==> run a: inputs <==
==> flow/design.v <==
module div 
	#(
		parameter W=32,
					 CBIT=6		 
	 )
	(
		input wire clk, reset, str_trg,
		input wire [W-1:0] dvsr, dvnd,
		output reg ready, done_trg,
		output wire [W-1:0] quo,rmd
	);
	localparam [1:0]
		idle = 2'b00,
		op = 2'b01,
		last = 2'b10,
		done = 2'b11;
	reg [1:0] state_reg, state_next;
	reg [W-1:0] rh_reg, rh_next, rl_reg, rl_next, rh_tmp, d_reg, d_next;
	reg [CBIT-1:0] n_reg, n_next;
	reg q_bit, start;
	always @ (posedge clk, posedge reset)
		if (reset)
		begin
			state_reg<=idle;
			rh_reg<=0;
			rl_reg<=0;
			d_reg<=0;
			n_reg<=0;
		end
		else
		begin
			state_reg<=state_next;
			rh_reg<=rh_next;
			rl_reg<=rl_next;
			d_reg<=d_next;
			n_reg<=n_next;
		end
		always @*
		begin
			start = str_trg;
			state_next = state_reg;
			ready = 1'b0;
			done_trg = 1'b0;
			rh_next = rh_reg;
			rl_next = rl_reg;
			d_next = d_reg;
			n_next = n_reg;
			case (state_reg)
				idle:
				begin
					ready = 1'b1;
					if (start)
					begin
						rh_next = 0;
						rl_next = dvnd;   
						d_next = dvsr;    
						n_next = W+1;     
						state_next = op;
					end
				end
				op:
				begin
					rl_next  = {rl_reg[W-2:0], q_bit};
					rh_next = {rh_tmp[W-2:0], rl_reg[W-1]};
					n_next = n_reg-1;
					if (n_next==1)
						state_next = last;
				end
				last:  
				begin
					rl_next = {rl_reg[W-2:0], q_bit};
					rh_next = rh_tmp;
					state_next = done;
				end
				done:
				begin
					done_trg = 1'b1;
					state_next = idle;
				end
				default: state_next = idle;
			endcase
		end
		always @*
			if (rh_reg >= d_reg)
			begin
				rh_tmp = rh_reg - d_reg;
				q_bit=1'b1;
			end
			else
			begin
				rh_tmp = rh_reg;
				q_bit = 1'b0;
			end
		assign quo = rl_reg;
		assign rmd = rh_reg;
endmodule
module div_avalon
	#(
		parameter W     = 32,
				  CBIT  = 6		 
	 )
	(
		input wire clk, reset,
		input wire [2:0] div_address,
		input wire div_chipselect,
		input wire div_write,
		input wire [W-1:0] div_writedata,
		output wire [W-1:0] div_readdata,
		output wire div_irq,
		output wire div_rdy
	);
    localparam [2:0]
        SET_DIVIDEND  = 3'h0,
        SET_DIVISOR   = 3'h1,
        START         = 3'h2,
        GET_QUOTIENT  = 3'h3,
        GET_REMAINDER = 3'h4,
        GET_READY     = 3'h5,
        DONE_TRG      = 3'h6;
	wire div_start, div_ready, set_done_trg, clr_done_trg;
	reg [W-1:0] dvnd_reg, dvsr_reg;
	reg done_trg_reg;
	wire [W-1:0] quo, rmd;
	wire wr_en, wr_dvnd, wr_dvsr;
	div #(.W(32), .CBIT(6)) d1
		 ( .clk(clk), .reset(reset), .str_trg(div_start), .dvsr(dvsr_reg), .dvnd(dvnd_reg),   
		   .ready(div_ready), .done_trg(set_done_trg), .quo(quo), .rmd(rmd));         
	always @ (posedge clk, posedge reset)
	begin
		if (reset)
		begin
			dvnd_reg <= 0;
			dvsr_reg <= 0;
			done_trg_reg <= 0;
		end
		else
		begin
			if (wr_dvnd)
				dvnd_reg <= div_writedata;
			if (wr_dvsr)
				dvsr_reg <= div_writedata;
			if (set_done_trg)
				done_trg_reg <= 1'b1;
			else if (clr_done_trg)
				done_trg_reg <= 1'b0;
		end
	end
	assign wr_en = div_write & div_chipselect;
	assign wr_dvnd = (div_address == SET_DIVIDEND) & wr_en;
	assign wr_dvsr = (div_address == SET_DIVISOR) & wr_en;
	assign div_start = (div_address == START) & wr_en;
	assign clr_done_trg = (div_address == DONE_TRG) & wr_en;
	assign div_readdata = (div_address == GET_QUOTIENT) ? quo :
								 (div_address == GET_REMAINDER) ? rmd :
								 (div_address == GET_READY) ? {31'b0, div_ready} : {31'b0, done_trg_reg};
	assign div_rdy = div_ready;
	assign div_irq = done_trg_reg;
endmodule
==> flow/run.sh <==
#!/bin/bash
# the make line also repeats each setting of config.mk as NAME=value (left out here)
make -C /OpenROAD-flow-scripts/flow DESIGN_CONFIG=/design/flow/config.mk WORK_HOME=/design/flow/orfs CLKGATE_MAP_FILE= finish
==> flow/config.mk <==
export PLATFORM = sky130hd
export DESIGN_NAME = div_avalon
export DESIGN_NICKNAME = div_avalon
export VERILOG_FILES = /design/flow/design.v
export SDC_FILE = /design/flow/constraint.sdc
export NUM_CORES = 4
export LEC_CHECK = 0
export ABC_AREA = 1
export CAP_MARGIN = 20
export CORE_MARGIN = 2
export CORE_UTILIZATION = 70
export CTS_CLUSTER_DIAMETER = 214
export CTS_CLUSTER_SIZE = 38
export PLACE_DENSITY = 0.35
export SETUP_SLACK_MARGIN = 0.68
export SLEW_MARGIN = 20
==> flow/constraint.sdc <==
create_clock -name core_clock -period 2.76 [get_ports {clk}]
set_input_delay 0.5520 -clock core_clock [delete_from_list [all_inputs] [get_ports {clk}]]
set_output_delay 0.5520 -clock core_clock [all_outputs]
set_load 0.01 [all_outputs]
==> run b (differences from run a) <==
Settings changed: ABC_AREA 1 to default, CORE_MARGIN 2 to 5, CORE_UTILIZATION 70 to 40, CTS_CLUSTER_DIAMETER 214 to default, CTS_CLUSTER_SIZE 38 to default, HOLD_SLACK_MARGIN from default to 0.19, PLACE_DENSITY 0.35 to default, SETUP_SLACK_MARGIN 0.68 to default.
==> flow/constraint.sdc (replaced) <==
create_clock -name core_clock -period 5.0 [get_ports {clk}]
set_input_delay 1.0000 -clock core_clock [delete_from_list [all_inputs] [get_ports {clk}]]
set_output_delay 1.0000 -clock core_clock [all_outputs]
set_load 0.01 [all_outputs]
==> comparison <==
Run b completed with no timing, DRC or antenna violations. Run a died in 5_1_grt, error GRT-0232.
In run b the die size is higher than in run a, by about 70%.
Of run a and run b, run a has the higher area after synthesis (gap 10%, measured against run b).
Of run b and run a, run a has the higher synthesized cell count (gap 39%, measured against run a).

---

==> inputs of run Y <==
Starts from the design.v that is shown in full above.
clock: 3.38 ns
lec_check: 0
cap_margin: 20
core_margin: 2
core_utilization: 70
cts_cluster_size: 25
setup_slack_margin: 0.61
slew_margin: 20
run.sh (not shown) runs the stock make flow with config.mk's settings and CLKGATE_MAP_FILE=.
==> run K (differences from run Y) <==
CORE_UTILIZATION = 27   (was 70)
CTS_CLUSTER_DIAMETER = 333   (was not set)
CTS_CLUSTER_SIZE = 100   (was 25)
HOLD_SLACK_MARGIN = -0.05   (was not set)
SETUP_SLACK_MARGIN = not set   (was 0.61)
==> flow/constraint.sdc (replaced) <==
create_clock -name core_clock -period 5.0 [get_ports {clk}]
set_input_delay 1.0000 -clock core_clock [delete_from_list [all_inputs] [get_ports {clk}]]
set_output_delay 1.0000 -clock core_clock [all_outputs]
set_load 0.01 [all_outputs]
==> comparison table <==
metric                                                                     run Y             run K
Post-place instance area                                              10,600 um2        10,700 um2
Run status                                                       failed layout checks  timing/DRC/antenna clean
Reasons for failing layout checks                           negative setup slack                 -
CP startpoint                                                       d1.rh_reg[0]    div_address[2]
Reg2reg start                                                       d1.rh_reg[0]     d1.rh_reg[17]
Sum of negative setup slack                                            -0.441 ns              0 ns
Final routed wire length divided by cell count                           30.3 um           17.1 um
Proportion of cell area occupied by registers                              34.5%             38.1%
Count of buffers added by post-CTS timing repair for setup                    35                 0
Buf/Inv on CP                                                                  3                 4
Via count                                                                  9,496             7,092
Syn-to-layout area delta                                                   31.5%             18.9%
Post-route core utilization                                                94.2%             32.5%
CP startpoint kind                                                      register         input pin
Critical path endpoint                                             d1.rh_reg[27]  div_readdata[19]
Worst Setup Slack post-DPL                                             0.0929 ns          0.913 ns

---

==> inputs of 08-24 <==
// div_avalon: RTL as listed in full above, without the edits since
==> flow/config.mk <==
export PLATFORM = sky130hd
export DESIGN_NAME = div_avalon
export DESIGN_NICKNAME = div_avalon
export VERILOG_FILES = /design/flow/design.v
export SDC_FILE = /design/flow/constraint.sdc
export NUM_CORES = 4
export LEC_CHECK = 0
export CAP_MARGIN = 20
export CORE_MARGIN = 2
export CORE_UTILIZATION = 72
export MAX_ROUTING_LAYER = met4
export SETUP_SLACK_MARGIN = 0.63
export SLEW_MARGIN = 20
export TNS_END_PERCENT = 5
==> flow/constraint.sdc <==
create_clock -name core_clock -period 2.39 [get_ports {clk}]
set_input_delay 0.4780 -clock core_clock [delete_from_list [all_inputs] [get_ports {clk}]]
set_output_delay 0.4780 -clock core_clock [all_outputs]
set_load 0.01 [all_outputs]
==> inputs of 01-07, as changes to 08-24 <==
==> flow/config.mk (replaced) <==
export PLATFORM = sky130hd
export DESIGN_NAME = div_avalon
export DESIGN_NICKNAME = div_avalon
export VERILOG_FILES = /design/flow/design.v
export SDC_FILE = /design/flow/constraint.sdc
export NUM_CORES = 4
export LEC_CHECK = 0
export CAP_MARGIN = 0
export CORE_MARGIN = 2
export CORE_UTILIZATION = 65
export CTS_CLUSTER_DIAMETER = 147
export SLEW_MARGIN = 20
==> flow/constraint.sdc (replaced) <==
create_clock -name core_clock -period 2.77 [get_ports {clk}]
set_input_delay 0.5540 -clock core_clock [delete_from_list [all_inputs] [get_ports {clk}]]
set_output_delay 0.5540 -clock core_clock [all_outputs]
set_load 0.01 [all_outputs]
==> comparison <==
01-07 finished but fails on setup timing. 08-24 died in clock tree synthesis (4_1_cts). In 01-07 the die size is larger than in 08-24, by about 10%. Area after synthesis is the same in 01-07 and 08-24. In synthesized cell count, 01-07 and 08-24 do not differ.

---

==> juniper <==
RTL: the design.v shown in full above, as it stands there.
clock: 2.65 ns
lec_check: 0
abc_area: 1
cap_margin: 20
cell_pad_in_sites_global_placement: 1
core_margin: 2
core_utilization: 51
cts_cluster_diameter: 381
cts_cluster_size: 22
hold_slack_margin: 0.28
setup_slack_margin: 0.69
slew_margin: 20
==> zinc (differences from juniper) <==
--- a/flow/config.mk
+++ b/flow/config.mk
@@ -9,9 +9,8 @@
 export CAP_MARGIN = 20
-export CELL_PAD_IN_SITES_GLOBAL_PLACEMENT = 1
 export CORE_MARGIN = 2
-export CORE_UTILIZATION = 51
-export CTS_CLUSTER_DIAMETER = 381
-export CTS_CLUSTER_SIZE = 22
+export CORE_UTILIZATION = 72
+export CTS_CLUSTER_DIAMETER = 225
+export CTS_CLUSTER_SIZE = 100
 export HOLD_SLACK_MARGIN = 0.28
-export SETUP_SLACK_MARGIN = 0.69
+export SETUP_SLACK_MARGIN = 0.45
 export SLEW_MARGIN = 20
==> flow/constraint.sdc (replaced) <==
create_clock -name core_clock -period 2.51 [get_ports {clk}]
set_input_delay 0.5020 -clock core_clock [delete_from_list [all_inputs] [get_ports {clk}]]
set_output_delay 0.5020 -clock core_clock [all_outputs]
set_load 0.01 [all_outputs]
==> tundra (differences from juniper) <==
==> flow/config.mk (replaced) <==
export PLATFORM = sky130hd
export DESIGN_NAME = div_avalon
export DESIGN_NICKNAME = div_avalon
export VERILOG_FILES = /design/flow/design.v
export SDC_FILE = /design/flow/constraint.sdc
export NUM_CORES = 4
export LEC_CHECK = 0
export CAP_MARGIN = 20
export CORE_MARGIN = 2
export CORE_UTILIZATION = 40
export SETUP_SLACK_MARGIN = 0.71
export SLEW_MARGIN = 20
==> flow/constraint.sdc (replaced) <==
create_clock -name core_clock -period 4.13 [get_ports {clk}]
set_input_delay 0.8260 -clock core_clock [delete_from_list [all_inputs] [get_ports {clk}]]
set_output_delay 0.8260 -clock core_clock [all_outputs]
set_load 0.01 [all_outputs]
==> comparison <==
Utilization: juniper is higher than tundra (19 points). Against juniper, the wire length of tundra is lower by 27%. tundra passed the timing, DRC and antenna checks. zinc ended with an error in global routing. juniper completed without violations. Synthesized area is the same in zinc and juniper. Die area: zinc < juniper < tundra. In tundra the sequential power is lower than in juniper, by 31%. Between tundra and juniper, the lower worst setup slack is in juniper (gap 0.58 ns). In juniper the via count is larger than in tundra, by 41%. In sequential cell count, juniper and tundra do not differ. Of juniper and tundra, tundra has the higher clock-buffer cell count (gap 6). Between tundra and juniper, the lower final cell count is in tundra (gap about 30%, measured against juniper).
==> figures <==
	zinc	juniper	tundra
Met3 wire len	-	1.81 mm	892 microns
Outcome	did not finish	finished clean	finished clean
Failing step	global routing	-	-
DIE HEIGHT	124 microns	147 microns	158 microns
Worst-case hold slack	-	0.487 ns	0.489 ns
Met1 layer wirelength in the final routing	-	15.6 mm	11.4 mm
Yosys stat area	10400 sq um	10400 sq um	9450 sq um
Worst vdd rail ir drop	-	0.609 mV	0.347 mV
Core utilization at floorplan	74.6%	51.7%	40.5%
Clock tree from TritonCTS	-	done	done
Count of multi-input combinational gates	-	1000	640
Endpoint with the worst hold slack	-	dvnd_reg[24]	done_trg_reg
Final setup violation count	-	0	0
PD cells	-	1440 nW/um^2	762 nW/um^2
Yosys aoi share	13.1%	13.1%	18.1%
Slew @ Worst Pin	-	0.674 ns	0.941 ns
Worst-path cell with the longest stage delay	-	sky130_fd_sc_hd__dfrtp_1	sky130_fd_sc_hd__clkdlybuf4s50_1
Type of destination of the critical path	-	flip-flop	output port
Via count of the routed design	-	9975	7077
Clock-cell share	-	4.22%	4.84%
Proportion of total power due to net switching	-	50.5%	40.9%
Clock input transition at the sequential cells of the worst setup and hold paths	-	0.08 ns	0.06 ns
DRC	-	0	0

---

==> inputs of v21 <==
Starts from the design.v that is shown in full above.
==> flow/config.mk <==
export PLATFORM = sky130hd
export DESIGN_NAME = div_avalon
export DESIGN_NICKNAME = div_avalon
export VERILOG_FILES = /design/flow/design.v
export SDC_FILE = /design/flow/constraint.sdc
export NUM_CORES = 4
export LEC_CHECK = 0
export ABC_AREA = 1
export CAP_MARGIN = 20
export CORE_MARGIN = 2
export CORE_UTILIZATION = 72
export CTS_CLUSTER_DIAMETER = 400
export PLACE_DENSITY = 0.77
export SLEW_MARGIN = 20
==> flow/constraint.sdc <==
create_clock -name core_clock -period 2.51 [get_ports {clk}]
set_input_delay 0.5020 -clock core_clock [delete_from_list [all_inputs] [get_ports {clk}]]
set_output_delay 0.5020 -clock core_clock [all_outputs]
set_load 0.01 [all_outputs]
==> v23: changes against v21 <==
--- a/flow/config.mk
+++ b/flow/config.mk
@@ -6,9 +6,6 @@
 export NUM_CORES = 4
 export LEC_CHECK = 0
-export ABC_AREA = 1
 export CAP_MARGIN = 20
 export CORE_MARGIN = 2
-export CORE_UTILIZATION = 72
-export CTS_CLUSTER_DIAMETER = 400
-export PLACE_DENSITY = 0.77
+export CORE_UTILIZATION = 57
 export SLEW_MARGIN = 20
==> flow/constraint.sdc (replaced) <==
create_clock -name core_clock -period 2.65 [get_ports {clk}]
set_input_delay 0.5300 -clock core_clock [delete_from_list [all_inputs] [get_ports {clk}]]
set_output_delay 0.5300 -clock core_clock [all_outputs]
set_load 0.01 [all_outputs]
==> comparison table <==
quantity                                                                     v21              v23
Outcome                                                          failed layout checks  failed layout checks
Layout check failures                                               setup timing     setup timing
Total met2 wirelength after detailed routing                            18200 um         15500 um
Area fraction in xor and xnor cells                                        1.51%            2.32%
Net count after synthesis                                                   1566              983
CORE AREA                                                            14000 sq um      16400 sq um
Setup crit end                                                     d1.rh_reg[10]    d1.rh_reg[31]
Final Wtd Congestion                                                       0.989            0.922
Overall routed net length                                               44400 um         31400 um
Pin count of the biggest net entering global routing                          65               37
Setup total negative slack                                              -5.03 ns         -7.38 ns
Vertical extent of the die                                                124 um           133 um
Switching share of power                                                   54.3%            42.1%
Rows                                                                          43               47
Number of standard cells in the layout, taps in and fillers out             1773             1399
Final design area excluding fillers                                  12800 sq um      13300 sq um
Lkg Pwr                                                                  6.80 nW          6.32 nW
Clock buffers                                                                 17               19
Worst Path Required                                                      2.90 ns          2.95 ns
Clock network latency to the later pin of the worst-skew pair            0.47 ns          0.44 ns
Slowest library cell on the worst path                                   dfrtp_1         a221oi_2
Sequential Power                                                         4.33 mW          4.16 mW
Well Taps                                                                    180              220
Hold crit path type                                                  in -> async       reg -> reg
Detailed-placement wirelength estimate                                  21800 um         19400 um
Power and IR drop assume default switching activity.
